==> flow/design.v (excerpt) <==
module alu #(
    parameter INT_W  = 4,
    parameter FRAC_W = 6,
    parameter INST_W = 4,
    parameter DATA_W = INT_W + FRAC_W
)(
    input                     i_clk,
    input                     i_rst_n,
    input                     i_valid,
    input signed [DATA_W-1:0] i_data_a,
    input signed [DATA_W-1:0] i_data_b,
    input        [INST_W-1:0] i_inst,
    output                    o_valid,
    output       [DATA_W-1:0] o_data
);  
reg [DATA_W-1:0] o_data_w, o_data_r;
reg              o_valid_w, o_valid_r;
assign o_valid = o_valid_r;
assign o_data = o_data_r;
reg [9:0] o_data_t;  
wire signed [10:0] sum_temp;
assign sum_temp = {i_data_a[9],i_data_a} + {i_data_b[9],i_data_b};
wire signed [10:0] sub_temp;
assign sub_temp = {i_data_a[9],i_data_a} - {i_data_b[9],i_data_b};
wire signed [19:0] mult_temp;
wire signed [20:0] mult_rnd;
wire signed [14:0] mult_r;
assign mult_temp = i_data_a * i_data_b;
assign mult_rnd = $signed({mult_temp[19],mult_temp}) + $signed(21'd32);  
assign mult_r = mult_rnd[20:6];
wire signed [20:0] i_data_f;
wire signed [20:0] o_data_f;
wire signed [14:0] mult_f;
assign i_data_f = {{5{o_data_r[9]}},o_data_r,6'b0};
assign o_data_f = i_data_f + $signed({mult_temp[19],mult_temp}) + $signed(21'd32);
assign mult_f = o_data_f[20:6];
wire signed [10:0] tanh_pos;
wire signed [10:0] tanh_neg;
assign tanh_pos = ({i_data_a[9],i_data_a} + $signed(11'd33)) >>> 1;
assign tanh_neg = ({i_data_a[9],i_data_a} - $signed(11'd31)) >>> 1;
always@(*)begin
    o_data_t = 10'd0;
    case(i_inst)
        4'd0:begin  
            if (sum_temp > $signed(11'd511)) o_data_t = 10'b0111_1111_11;
            else if (sum_temp < $signed(-11'sd512)) o_data_t = 10'b1000_0000_00;
            else o_data_t = sum_temp[9:0];
        end
        4'd1:begin  
            if (sub_temp > $signed(11'd511)) o_data_t = 10'b0111_1111_11;
            else if (sub_temp < $signed(-11'sd512)) o_data_t = 10'b1000_0000_00;
            else o_data_t = sub_temp[9:0];
        end
        4'd2:begin  
            if (mult_r > $signed(15'd511)) o_data_t = 10'b0111_1111_11;
            else if (mult_r < $signed(-15'sd512)) o_data_t = 10'b1000_0000_00;
            else o_data_t = mult_r[9:0];
        end
        4'd3:begin  
            if (mult_f > $signed(15'd511)) o_data_t = 10'b0111_1111_11;
  ...
make LEC_CHECK=0 CAP_MARGIN=20 CORE_MARGIN=2 CORE_UTILIZATION=61 SETUP_SLACK_MARGIN=-0.75 SLEW_MARGIN=20 finish   # period 7.69 ns
run.sh (not shown) runs the stock make flow with config.mk's settings and CLKGATE_MAP_FILE=.
The first run reached the layout checks and failed them: negative setup slack.
Edit:
CORE_UTILIZATION = 64   (was 61)
SETUP_SLACK_MARGIN = default   (was -0.75)
clock period = 16.9 ns   (was 7.69 ns; I/O delays follow)
The changed run passed the timing, design-rule and antenna checks; worst hold slack gains 0.030 ns; flip-flop count stays the same; global-route usage fell by 1.8 points; wire length shrinks by about 14%; setup slack gains 5.6 ns; area after synthesis does not change; sequential share of layout area rose by 0.53 points; design area shrinks by 18%; critical path depth came out higher by 1.
Edit:
CORE_UTILIZATION = 65   (was 64)
TNS_END_PERCENT = 35   (was default)
clock period = 7.93 ns   (was 16.9 ns; I/O delays follow)
Result:
- With this change the flow never finished: it broke off in 5_1_grt (GRT-0232)
- area after synthesis does not change
- die area drops by 1.5%
- synthesized cell count stays the same
Edit:
CORE_UTILIZATION = 40   (was 65)
TNS_END_PERCENT = default   (was 35)
clock period = 11.0 ns   (was 7.93 ns; I/O delays follow)
What happened: The new run ran to the end with no violations; die area rises by 60%; synthesized area stays the same; synthesized cell count does not change.
Edit:
CTS_CLUSTER_SIZE = 66   (was default)
GPL_ROUTABILITY_DRIVEN = 1   (was default)
PLACE_DENSITY_LB_ADDON = 0.04   (was default)
Design area hardly moves; global-route usage came out higher by 2.1 points; fmax went down by 0.91%; clock skew fell by 0.0058 ns; die size stays the same; hold slack gets better by 0.041 ns; cell count does not change; register-to-register slack is about the same.
Edit:
ABC_AREA = 1   (was default)
CELL_PAD_IN_SITES_DETAIL_PLACEMENT = 1   (was default)
CORE_UTILIZATION = 42   (was 40)
GPL_TIMING_DRIVEN = 1   (was default)
HOLD_SLACK_MARGIN = -0.05   (was default)
MIN_ROUTING_LAYER = met2   (was default)
PLACE_DENSITY_LB_ADDON = 0.28   (was 0.04)
SETUP_SLACK_MARGIN = 1.11   (was default)
After rerunning: The changed run completed with no timing, DRC or antenna violations; cell area climbs by a few percent; fmax grows by roughly a tenth; worst setup slack improved by 1.0 ns.

---

build 76:
Starting RTL as in the previous note.
Settings: LEC_CHECK=0, CAP_MARGIN=20, CELL_PAD_IN_SITES_DETAIL_PLACEMENT=2, CELL_PAD_IN_SITES_GLOBAL_PLACEMENT=3, CORE_MARGIN=7, CORE_UTILIZATION=67, CTS_CLUSTER_DIAMETER=274, CTS_CLUSTER_SIZE=40, GPL_TIMING_DRIVEN=1, MAX_ROUTING_LAYER=met5, MIN_ROUTING_LAYER=met2, PLACE_DENSITY_LB_ADDON=0.0, SETUP_SLACK_MARGIN=3.06, SLEW_MARGIN=10, TNS_END_PERCENT=50; clock period 13.8 ns.
Build 76: it failed with a tool error in global placement without I/O, so there are no final results.
For build 25, these inputs were changed with respect to build 76:
Settings: a deleted SETUP_SLACK_MARGIN that had been 3.06; a deleted TNS_END_PERCENT that had been 50; a change of CORE_MARGIN from 7 to 2; a deleted CTS_CLUSTER_DIAMETER that had been 274; a deleted PLACE_DENSITY_LB_ADDON that had been 0.0; a deleted CELL_PAD_IN_SITES_GLOBAL_PLACEMENT that had been 3; a deleted MAX_ROUTING_LAYER that had been met5; a deleted CELL_PAD_IN_SITES_DETAIL_PLACEMENT that had been 2; a deleted MIN_ROUTING_LAYER that had been met2; a deleted CTS_CLUSTER_SIZE that had been 40; a deleted GPL_TIMING_DRIVEN that had been 1; a change of CORE_UTILIZATION from 67 to 40; a change of SLEW_MARGIN from 10 to 20; a change of the clock period (ns, I/O delays scaled along) from 13.8 to 10.5.
### Flow results
- Re average cell area after synthesis: no difference whatsoever between build 76 and build 25.
- [compare] base=build 76 new=build 25: share of flip-flops with an asynchronous set or reset neither gained nor lost much; register area share after synthesis neither gained nor lost much.
- Diff build 76 and build 25: fraction of the core area occupied by cells at floorplan higher in build 76
- Number of register bits inferred by synthesis came out exactly the same in build 76 and build 25.
- Status: synthesized instance count parity (build 76, build 25)
- Total standard cell area after synthesis came out exactly the same in build 76 and build 25.
- Diff build 76 -> build 25 | die span in x | up by more than 10%
- Build 25 did not stop at any stage, and its layout met the timing, design-rule and antenna checks.
- Going from build 76 to build 25, row count shows an increase of 13, area of the die moved up.
Input changes introduced in build 16 (baseline for comparison: build 25):
Settings: swapping 40 for 27 in CORE_UTILIZATION.
Results
- Summary — relative max-transition margin, build 16 relative to build 25: lower, by 4.8 points.
- The higher post-layout minimum cycle time came out of build 25.
- The number of nets in the layout number comes out lower for build 16 vs build 25.
[inputs] build 17 vs build 16
Settings: CORE_UTILIZATION changed from 27 to 71; PLACE_DENSITY_LB_ADDON newly set to 0.24; CTS_CLUSTER_SIZE newly set to 10; TNS_END_PERCENT newly set to 5; the clock period (ns, I/O delays scaled along) changed from 10.5 to 8.69.
Notes after the runs:
No final results exist for build 17, since it was stopped by error GRT-0116 during global routing. Build 16 | stages: all done | timing, DRC, antenna: all pass. Between build 16 and build 17, the number of enable flip-flop cells does not differ in any meaningful way. Cmp build 17 vs build 16: area of the core lower in build 17. Summary: with build 16 as the reference, die width in build 17 moved down by more than a quarter. Compared build 17 against build 16; share of flip-flops with an asynchronous set or reset within noise. Going from build 16 to build 17, row count -about 40%; die area -21000 um^2; post-synth design cell area ~0 delta.

---

== v34 ==
Starting RTL as in the previous note.
export LEC_CHECK = 0
export ABC_AREA = 1
export CAP_MARGIN = 20
export CORE_MARGIN = 4
export CORE_UTILIZATION = 36
export CTS_CLUSTER_DIAMETER = 296
export CTS_CLUSTER_SIZE = 100
export GPL_ROUTABILITY_DRIVEN = 0
export GPL_TIMING_DRIVEN = 1
export MAX_ROUTING_LAYER = met5
export PLACE_DENSITY = 0.75
export SLEW_MARGIN = 20
export TNS_END_PERCENT = 50
create_clock -name core_clock -period 17.9 [get_ports {i_clk}]
v34 completed every stage of the flow, and the final layout passed the timing, design-rule and antenna checks.
For v41, these inputs were changed with respect to v34:
# v34
export LEC_CHECK = 0
export ABC_AREA = 1
export CAP_MARGIN = 20
export CORE_MARGIN = 4
export CORE_UTILIZATION = 36
export CTS_CLUSTER_DIAMETER = 296
export CTS_CLUSTER_SIZE = 100
export GPL_ROUTABILITY_DRIVEN = 0
export GPL_TIMING_DRIVEN = 1
export MAX_ROUTING_LAYER = met5
export PLACE_DENSITY = 0.75
export SLEW_MARGIN = 20
export TNS_END_PERCENT = 50
create_clock -name core_clock -period 17.9 [get_ports {i_clk}]
# v41
export LEC_CHECK = 0
export CAP_MARGIN = 20
export CORE_MARGIN = 4
export CORE_UTILIZATION = 36
export CTS_CLUSTER_DIAMETER = 296
export CTS_CLUSTER_SIZE = 100
export GPL_ROUTABILITY_DRIVEN = 0
export GPL_TIMING_DRIVEN = 1
export MAX_ROUTING_LAYER = met5
export PLACE_DENSITY = 0.6
export SLEW_MARGIN = 20
export TNS_END_PERCENT = 10
create_clock -name core_clock -period 17.9 [get_ports {i_clk}]
Notes after the runs:
- Number of cells in the finished layout apart from fillers went down by more than 10% going from v34 to v41.
- v34 was larger in final cell area than v41.
- Compared with v34, in v41 synthesized cell count now smaller.
- v41 against v34: die width shrank by 6.4 µm.
- A cell type of the slowest stage on the worst timing path of fa_1 is what v41 shows, while clkdlybuf4s50_1 belongs to v34.
- Of the two values seen for worst setup path startpoint, i_data_a[5] was produced by v41 and i_data_a[4] by v34.
> inputs changed (v41 -> v48)
# v41
export LEC_CHECK = 0
export CAP_MARGIN = 20
export CORE_MARGIN = 4
export CORE_UTILIZATION = 36
export CTS_CLUSTER_DIAMETER = 296
export CTS_CLUSTER_SIZE = 100
export GPL_ROUTABILITY_DRIVEN = 0
export GPL_TIMING_DRIVEN = 1
export MAX_ROUTING_LAYER = met5
export PLACE_DENSITY = 0.6
export SLEW_MARGIN = 20
export TNS_END_PERCENT = 10
create_clock -name core_clock -period 17.9 [get_ports {i_clk}]
# v48
export LEC_CHECK = 0
export CAP_MARGIN = 20
export CORE_MARGIN = 2
export CORE_UTILIZATION = 65
export SETUP_SLACK_MARGIN = -0.76
export SLEW_MARGIN = 20
create_clock -name core_clock -period 7.9 [get_ports {i_clk}]
To summarise v48: no stage aborted, but the layout did not pass its checks, failing on negative setup slack.
Against v41, v48 reports a post-DP HPWL that is higher.
On depth of the critical timing path with buffers and inverters included, the higher figure sits with v41, not v48.
As of v48, via-per-instance ratio had risen by more than 10% compared to v41.
Reported for v48 and v41, cell count listed in synth_stat.txt turned out identical to the last digit.
The following lists how v29 was set up differently from v48:
# v48
export LEC_CHECK = 0
export CAP_MARGIN = 20
export CORE_MARGIN = 2
export CORE_UTILIZATION = 65
export SETUP_SLACK_MARGIN = -0.76
export SLEW_MARGIN = 20
create_clock -name core_clock -period 7.9 [get_ports {i_clk}]
# v29
export LEC_CHECK = 0
export CAP_MARGIN = 20
export CORE_MARGIN = 2
export CORE_UTILIZATION = 71
export CTS_CLUSTER_SIZE = 23
export PLACE_DENSITY_LB_ADDON = 0.24
export SLEW_MARGIN = 20
export TNS_END_PERCENT = 5
create_clock -name core_clock -period 8.69 [get_ports {i_clk}]
--- outcome ---
Status(v29) = ERROR, stage = global routing (5_1_grt). Looking at v29 and v48, the adder-cell share of the synthesized area is a wash. Diff v29..v48 | worst-case clock buffer depth | unchanged. Sort v29 and v48 by minimum setup slack after placement asc -> top: v48. Compared to v48, v29 has horizontal extent of the die about 4% lower. Re post-cts resize count: v29 is 46 up on v48. Starting utilization of the core area ended up 6.5 points higher on v29 than on v48. On die area, v48 loses to v29. Diff v29..v48 | total CTS buffers | unchanged. Average size of a mapped cell: v29 vs v48, no meaningful difference. On v29: standard-cell row count is 4.8% lower than what v48 gave. Relative to v48, buffer count from post-CTS setup fixing has gone up in v29.
### v29 -> v15
# v29
export LEC_CHECK = 0
export CAP_MARGIN = 20
export CORE_MARGIN = 2
export CORE_UTILIZATION = 71
export CTS_CLUSTER_SIZE = 23
export PLACE_DENSITY_LB_ADDON = 0.24
export SLEW_MARGIN = 20
export TNS_END_PERCENT = 5
create_clock -name core_clock -period 8.69 [get_ports {i_clk}]
# v15
export LEC_CHECK = 0
export CAP_MARGIN = 20
export CORE_MARGIN = 2
export CORE_UTILIZATION = 72
export PLACE_DENSITY_LB_ADDON = 0.24
export SETUP_SLACK_MARGIN = -0.68
export SLEW_MARGIN = 20
export TNS_END_PERCENT = 5
create_clock -name core_clock -period 8.69 [get_ports {i_clk}]
[summary]
Stage in which a tool error killed v15: global routing (5_1_grt). Changes observed in v15 relative to v29: synthesized area essentially unchanged; horizontal die size decreased about 0.7%; post-CTS repair timing setup buffer count decreased 13. Post-synthesis cell type count delta (v29 -> v15): insignificant. v15 vs. v29: post-cts repair resize count fell 88, number of cells in the design after placement fell 6. On placer's final routability congestion estimate: between v15 and v29, it ends up lower for v29.
